## build 95
// bolt_exec
module bolt_exec(
    input logic clk,
    input logic rst,  
    input logic [31:0] instr,  
    input logic [31:0] rs1,  
    input logic [31:0] rs2,  
    input logic [31:0] pc,  
    output logic [31:0] result,  
    output logic [31:0] next_pc,  
    output logic branch,  
    output logic reg_wr,  
    output logic mem_wr,  
    output logic mem_rd  
);
clock: 2.52 ns
lec_check: 0
cap_margin: 40
core_margin: 2
core_utilization: 72
cts_cluster_size: 25
place_density_lb_addon: 0.01
setup_slack_margin: 0.73
slew_margin: 20
run.sh (not shown) runs the stock make flow with config.mk's settings and CLKGATE_MAP_FILE=.
Build 95 is listed as incomplete: the tool reported an error in detailed placement and the run ended there.
[inputs] build 49 vs build 95
Settings: a deleted PLACE_DENSITY_LB_ADDON that had been 0.01; a change of CAP_MARGIN from 40 to 20; a deleted CTS_CLUSTER_SIZE that had been 25; a change of SETUP_SLACK_MARGIN from 0.73 to -0.53; a change of CORE_UTILIZATION from 72 to 58; a change of the clock period (ns, I/O delays scaled along) from 2.52 to 5.39.
[summary]
Build 49 did not finish; a tool error ended it in global routing. From build 95 to build 49 the numbers moved as follows: chip height went up by 21 µm; die area rose by about 24%; synthesized instance count closely matched the old numbers; starting utilization of the core area decreased by 14 points relative to the old numbers; distinct cell type count after synthesis roughly the same. Diff build 95..build 49 | number of I/O pins | unchanged.
## Diff of input files: build 50 against build 49
Settings: changing SETUP_SLACK_MARGIN from -0.53 to 0.5; changing CORE_UTILIZATION from 58 to 28; changing the clock period (ns, I/O delays scaled along) from 5.39 to 6.5.
--- outcome ---
- For mapped cell area, build 50 and build 49 come out practically identical.
- Pre-placement core utilization down 31 points in build 50 wrt build 49
- Against build 49, build 50 comes in about 25% lower on final weighted congestion in routability-driven placement.
- Build 50 closes out successfully: all stages finished, all timing, DRC and antenna checks passed.
- In build 50, the post-detailed-placement cell area came out about 0.46% below the value in build 49.
- Diff build 49 -> build 50: clock net sink count comparable; worst slack after detailed placement higher.
- Chip height (build 50 vs. build 49) increases by more than a quarter
- From build 49 to build 50 the numbers moved as follows: total die size rose 47000 µm²; register share after synthesis essentially unchanged; post-detailed-placement half-perimeter wirelength shows an increase of about 38%.
#### Input delta (build 77 over build 50)
Settings: swapping 28 for 40 in CORE_UTILIZATION; swapping 0.5 for 1.11 in SETUP_SLACK_MARGIN; putting TNS_END_PERCENT at 15 where nothing was set.
==> results <==
Max detailed-route vias per instance across build 50 and build 77: build 77
The die width in build 77 was lower than what build 50 gave.
Diff build 50 -> build 77: well-tap cell count decreased by 28% relative to the old numbers; part of the power in the clock network fell 0.7 points; core utilization +14 points; worst path arrival time moved down.
Internal power: build 50 and build 77 compared, higher one is build 50


run A:
Starting RTL as in the previous note.
Design bolt_exec, start of the top module:
module bolt_exec(
    input logic clk,
    input logic rst,  
    input logic [31:0] instr,  
    input logic [31:0] rs1,  
    input logic [31:0] rs2,  
    input logic [31:0] pc,  
    output logic [31:0] result,  
    output logic [31:0] next_pc,  
    output logic branch,  
    output logic reg_wr,  
    output logic mem_wr,  
    output logic mem_rd  
);
    logic cmem_wr, cbr, cmem_rd, creg_wr, cmem_reg, cop_b;
    logic [2:0] cop_a;
    logic [5:0] calu_op;
    logic i_type, r_type, s_type, sb_type, u_type, uj_type;
    logic [31:0] imm;
    logic cond;
    control u_control (
        .op_cc(instr[6:0]), .fun3_c(instr[14:12]), .fun7_c(instr[31:25]), .calu_br(cond),
        .cmem_wr(cmem_wr), .cbr(cbr), .cmem_rd(cmem_rd), .creg_wr(creg_wr), .cmem_reg(cmem_reg),
        .calu_op(calu_op), .cop_a(cop_a), .cop_b(cop_b),
        .i_type(i_type), .r_type(r_type), .s_type(s_type), .sb_type(sb_type), .u_type(u_type),
        .uj_type(uj_type)
    );
    imm_gen u_imm_gen (.instr(instr), .imm(imm));
    alu u_alu (
        .clk(clk), .rst(rst), .aop_a(rs1), .aop_b(rs2), .aimm(imm), .alu_op(calu_op), .apc(pc),
  ...
clock: 2.52 ns
lec_check: 0
cap_margin: 20
core_margin: 2
core_utilization: 72
cts_cluster_diameter: 381
cts_cluster_size: 25
place_density_lb_addon: 0.01
setup_slack_margin: 0.71
slew_margin: 20
Run A did not finish; a tool error ended it in detailed placement (3_5_place_dp).
Here is what was changed in the inputs of run B compared with run A.
- CTS_CLUSTER_DIAMETER removed (was 381)
- PLACE_DENSITY_LB_ADDON removed (was 0.01)
- CTS_CLUSTER_SIZE changed from 25 to 100
- SETUP_SLACK_MARGIN changed from 0.71 to 0.5
- TNS_END_PERCENT newly set to 10
- ABC_AREA newly set to 1
- the clock period (ns, I/O delays scaled along) changed from 2.52 to 3.78
==> comparison <==
Run B: it failed during detailed placement (3_5_place_dp), and the tool reported DPL-0038.
Compared with run A, run B shows a lower chip area in the Yosys report.
Share of the yosys chip area belonging to registers on run B is up relative to run A.
For the mapped cell area, run B came in 880 um2 lower than run A did.
Changes in run C relative to run B:
- CTS_CLUSTER_SIZE no longer set, was 100
- TNS_END_PERCENT no longer set, was 10
- ABC_AREA no longer set, was 1
- CORE_UTILIZATION now 40, was 72
- SETUP_SLACK_MARGIN now -0.79, was 0.5
- the clock period (ns, I/O delays scaled along) now 8.16, was 3.78
Results
Looking only at area reported by Yosys stat, and setting everything else aside, the lower value of run B and run C goes to run B. Weighted congestion reported at the end of routability-driven placement down 20% in run C wrt run B. In summary, run C completed successfully, with a layout that passed the timing, design-rule and antenna checks. Re post-synthesis average cell area: run C is 26% up on run B. Looking at starting density of the core, run C sits 33 points below run B. Run B -> run C: synthesized area increased by a few percent.
Modified inputs, run D compared to run C
- changing SETUP_SLACK_MARGIN from -0.79 to 0.5
- changing CORE_UTILIZATION from 40 to 28
- changing the clock period (ns, I/O delays scaled along) from 8.16 to 6.11
## What came out
- Summary of the comparison: share of power burned in registers is lower in run D, relative to run C.
- Worst slew slack as a fraction of its limit (run D over run C): increase, 8.8 points
- Compared with run C, run D shows a fraction of met3 tracks used by global routing that is 19 points lower.
Changes in run E relative to run D:
- CORE_UTILIZATION now 40, was 28
- SETUP_SLACK_MARGIN now 1.03, was 0.5
- TNS_END_PERCENT now 5, previously not set
- the clock period (ns, I/O delays scaled along) now 6.5, was 6.11
### Flow results
Lower sequential share of layout area among run E and run D: run D. | total core area | lower: run E |. Taking run D as the reference, in run E clock latency reported for the late side of the worst-skew pair now sits at about the same level, setup slack shows an increase of 420 ps, via total after detailed routing barely changed, final area now sits lower. Run D → run E: clock power dropped about 20%, number of global-route vias before repair dropped 598, register bit count reported by yosys barely changed, cell internal power dissipation dropped 0.33 mW.


Setup of try-umber:
Starting RTL as in the previous note.
Design bolt_exec, start of the top module:
module bolt_exec(
    input logic clk,
    input logic rst,  
    input logic [31:0] instr,  
    input logic [31:0] rs1,  
    input logic [31:0] rs2,  
    input logic [31:0] pc,  
    output logic [31:0] result,  
    output logic [31:0] next_pc,  
    output logic branch,  
    output logic reg_wr,  
    output logic mem_wr,  
    output logic mem_rd  
);
    logic cmem_wr, cbr, cmem_rd, creg_wr, cmem_reg, cop_b;
    logic [2:0] cop_a;
    logic [5:0] calu_op;
    logic i_type, r_type, s_type, sb_type, u_type, uj_type;
    logic [31:0] imm;
    logic cond;
    control u_control (
        .op_cc(instr[6:0]), .fun3_c(instr[14:12]), .fun7_c(instr[31:25]), .calu_br(cond),
        .cmem_wr(cmem_wr), .cbr(cbr), .cmem_rd(cmem_rd), .creg_wr(creg_wr), .cmem_reg(cmem_reg),
        .calu_op(calu_op), .cop_a(cop_a), .cop_b(cop_b),
        .i_type(i_type), .r_type(r_type), .s_type(s_type), .sb_type(sb_type), .u_type(u_type),
        .uj_type(uj_type)
    );
    imm_gen u_imm_gen (.instr(instr), .imm(imm));
    alu u_alu (
        .clk(clk), .rst(rst), .aop_a(rs1), .aop_b(rs2), .aimm(imm), .alu_op(calu_op), .apc(pc),
        .cond(cond), .branch(branch), .result(result)
    );
    ifu u_ifu (
        .ibranch(cbr), .i_typej(calu_op == 6'd39), .sb_type(sb_type), .uj_type(calu_op == 6'd40),
        .iop_a(rs1), .imm(imm), .pci(pc), .clk(clk), .rst(rst), .pc(next_pc)
    );
    always_ff @(posedge clk) begin
        if (rst == 1'b1)begin
            reg_wr <= 1'b0;
            mem_wr <= 1'b0;
            mem_rd <= 1'b0;
        end
        else begin
            reg_wr <= creg_wr;
            mem_wr <= cmem_wr;
            mem_rd <= cmem_rd;
        end
    end
endmodule
clock: 2.52 ns
lec_check: 0
cap_margin: 5
core_margin: 2
core_utilization: 72
cts_cluster_size: 25
place_density_lb_addon: 0.01
setup_slack_margin: 0.73
slew_margin: 20
Status: try-umber FAILED at detailed placement (tool error)
The inputs of try-willow differ from those of try-umber as listed below.
diff --git a/flow/config.mk b/flow/config.mk
--- a/flow/config.mk
+++ b/flow/config.mk
@@ -8 +8 @@
-export CAP_MARGIN = 5
+export CAP_MARGIN = 20
@@ -10,4 +10,2 @@
-export CORE_UTILIZATION = 72
-export CTS_CLUSTER_SIZE = 25
-export PLACE_DENSITY_LB_ADDON = 0.01
-export SETUP_SLACK_MARGIN = 0.73
+export CORE_UTILIZATION = 40
+export SETUP_SLACK_MARGIN = 0.5
==> flow/constraint.sdc <==
create_clock -name core_clock -period 6.72 [get_ports {clk}]
set_input_delay 1.3440 -clock core_clock [delete_from_list [all_inputs] [get_ports {clk}]]
set_output_delay 1.3440 -clock core_clock [all_outputs]
set_load 0.01 [all_outputs]
### Flow results
- Taking try-umber as the reference, in try-willow chip area estimate from yosys synthesis held steady, effective utilization at floorplan went down, floorplan row count grew by 24, floorplan die width increased by about 33% relative to the old numbers.
- Diff try-willow..try-umber | post-synthesis cell count from yosys | unchanged
- Run status, try-umber: aborted in detailed placement, error DPL-0038
- try-willow completed end to end with timing, DRC and antenna clean.
- Comparing try-willow against try-umber, there is no change at all in average footprint of a synthesized cell.
- Area of the die, try-willow vs try-umber: up by more than half
Modified inputs, try-fjord compared to try-willow
diff --git a/flow/config.mk b/flow/config.mk
--- a/flow/config.mk
+++ b/flow/config.mk
@@ -10 +10 @@
-export CORE_UTILIZATION = 40
+export CORE_UTILIZATION = 50
==> flow/constraint.sdc <==
create_clock -name core_clock -period 5.64 [get_ports {clk}]
set_input_delay 1.1280 -clock core_clock [delete_from_list [all_inputs] [get_ports {clk}]]
set_output_delay 1.1280 -clock core_clock [all_outputs]
set_load 0.01 [all_outputs]
==> comparison <==
try-fjord did not make it past global routing, where a tool error ended it. Going from try-willow to try-fjord, placed instance area saw an increase, vertical die size lower, row count went down by 11%.
Input changes introduced in try-maple (baseline for comparison: try-fjord):
diff --git a/flow/config.mk b/flow/config.mk
--- a/flow/config.mk
+++ b/flow/config.mk
@@ -10 +10,3 @@
-export CORE_UTILIZATION = 50
+export CORE_UTILIZATION = 28
+export CTS_CLUSTER_DIAMETER = 224
+export CTS_CLUSTER_SIZE = 52
@@ -12,0 +15 @@
+export TNS_END_PERCENT = 5
==> flow/constraint.sdc <==
create_clock -name core_clock -period 6.5 [get_ports {clk}]
set_input_delay 1.3000 -clock core_clock [delete_from_list [all_inputs] [get_ports {clk}]]
set_output_delay 1.3000 -clock core_clock [all_outputs]
set_load 0.01 [all_outputs]
Findings:
try-maple vs. try-fjord: area of the chip grew by about 80%, chip area line of the yosys report held steady, final HPWL from detailed placement grew by about 33%. try-maple completed; timing, DRC and antenna clean.
diff inputs: try-maple => try-pepper
diff --git a/flow/config.mk b/flow/config.mk
--- a/flow/config.mk
+++ b/flow/config.mk
@@ -10,3 +10 @@
-export CORE_UTILIZATION = 28
-export CTS_CLUSTER_DIAMETER = 224
-export CTS_CLUSTER_SIZE = 52
+export CORE_UTILIZATION = 52
@@ -15 +12,0 @@
-export TNS_END_PERCENT = 5
==> flow/constraint.sdc <==
create_clock -name core_clock -period 6.72 [get_ports {clk}]
set_input_delay 1.3440 -clock core_clock [delete_from_list [all_inputs] [get_ports {clk}]]
set_output_delay 1.3440 -clock core_clock [all_outputs]
set_load 0.01 [all_outputs]
Findings:
try-pepper is listed as incomplete: the tool reported an error in global routing and the run ended there.
Between try-maple and try-pepper, the share of synthesized registers carrying an async set or reset figures differ only marginally.
The lower post-CTS resize count of try-maple and try-pepper is in try-pepper.
Measured against try-pepper, the final HPWL from detailed placement of try-maple comes out at 1.5 times the reference value.
try-maple -> try-pepper: row count decreased by more than a quarter
Re number of buffers inserted during clock tree synthesis: no difference whatsoever between try-maple and try-pepper.
try-maple has a higher die area than try-pepper.
Re horizontal die size: try-maple was higher than try-pepper.
Setup changes, try-pepper to try-amber
diff --git a/flow/config.mk b/flow/config.mk
--- a/flow/config.mk
+++ b/flow/config.mk
@@ -10 +10 @@
-export CORE_UTILIZATION = 52
+export CORE_UTILIZATION = 27
==> flow/constraint.sdc <==
create_clock -name core_clock -period 6.11 [get_ports {clk}]
set_input_delay 1.2220 -clock core_clock [delete_from_list [all_inputs] [get_ports {clk}]]
set_output_delay 1.2220 -clock core_clock [all_outputs]
set_load 0.01 [all_outputs]
[summary]
- Diff try-pepper -> try-amber: area after synthesis closely matched the old numbers; placed instance count increased by 1330 relative to the old numbers.
- The overall die width in try-pepper is 0.72 times that in try-amber.
- Looking at chip height, try-amber sits 38% higher than try-pepper does.
- Cell area after placement went up by more than 10% going from try-pepper to try-amber.
- try-amber does worse than try-pepper on die area.
- try-amber | status: complete | timing, DRC, antenna: pass
- Compared with try-pepper, try-amber shows a area of the core that is about 90% higher.


## job 5855
Starting RTL as in the previous note.
clock: 5.2 ns
lec_check: 0
abc_area: 1
cap_margin: 20
core_margin: 2
core_utilization: 72
cts_cluster_diameter: 198
cts_cluster_size: 14
place_density_lb_addon: 0.27
setup_slack_margin: 0.91
slew_margin: 20
Stage in which a tool error killed job 5855: 4_1_cts.
Relative to job 5855, the following input files were edited for job 1341:
- clearing CTS_CLUSTER_DIAMETER, which used to be 198
- clearing CTS_CLUSTER_SIZE, which used to be 14
- swapping 5.2 for 6.22 in the clock period (ns, I/O delays scaled along)
--- outcome ---
The log for job 5855 ends in 4_1_cts with error DPL-0038, so the run never completed. Status(job 1341) = ERROR, stage = 5_1_grt. Job 1341 vs. job 5855: cell area after placement fell by about 13%; area of the mapped netlist held steady. Fraction of the mapped netlist area in compound gates: job 5855 vs job 1341 identical. Per the comparison of job 1341 with job 5855, yosys synthesis chip area stayed essentially flat; cell total after placement down about 7.5%. Re die span in y: no difference whatsoever between job 5855 and job 1341. Job 5855 → job 1341: adder-cell share of the synthesized area held steady; weighted congestion reported at the end of routability-driven placement lower; half-perimeter wire length after detailed placement lower. Worst-case setup slack after placement was lower in the run labelled job 5855.
Modified inputs, job 4740 compared to job 1341
- clearing ABC_AREA, which used to be 1
- swapping 0.91 for -0.46 in SETUP_SLACK_MARGIN
- clearing PLACE_DENSITY_LB_ADDON, which used to be 0.27
- swapping 72 for 40 in CORE_UTILIZATION
- swapping 6.22 for 4.5 in the clock period (ns, I/O delays scaled along)
## What came out
- Status job 4740: flow complete, layout not clean - setup timing
- Complex-gate fraction of the synthesized area was higher in the run labelled job 4740.
- Diff job 1341 -> job 4740 | count of mapped cells out of synthesis | down by more than 10%
- Share of the yosys chip area belonging to registers in job 4740 vs job 1341: down 0.20 points
- Where worst setup slack after placement is concerned, job 1341 is better than job 4740.
- Of job 1341 and job 4740, the higher chip area line of the yosys report belongs to job 4740.
- Horizontal die dimension ends up lower on job 1341.
- Number of gates resized after CTS went down by a little under 10% going from job 1341 to job 4740.
- Row count for job 4740: 37% up relative to job 1341
- Job 4740 vs job 1341: die area up in job 4740
- Cmp job 1341 and job 4740 / final weighted congestion in routability-driven placement / lower: job 4740
- Looking only at number of cells after detailed placement, and setting everything else aside, the higher value of job 1341 and job 4740 goes to job 4740.
#### Input delta (job 9894 over job 4740)
- swapping -0.46 for 0.5 in SETUP_SLACK_MARGIN
- swapping 40 for 50 in CORE_UTILIZATION
- putting TNS_END_PERCENT at 35 where nothing was set
- swapping 4.5 for 5.64 in the clock period (ns, I/O delays scaled along)
Notes after the runs:
- Compared with job 4740, job 9894 shows a higher post-CTS setup buffer count.
- Status(job 9894) = ERROR, stage = 5_1_grt
- To summarise job 4740: no stage aborted, but the layout did not pass its checks, failing on setup timing.
- Summary of job 9894 over job 4740: placed instance count now smaller; fraction of the mapped netlist area in adder cells comparable; routability-driven placement congestion ratio now larger; area share of and-or/or-and cells after synthesis comparable.
- In the metrics for job 4740 and job 9894, the one carrying the lower number of resized instances in the post-cts repair step is job 4740.
Power figures rest on the tool's default switching activity, not on a simulated workload.
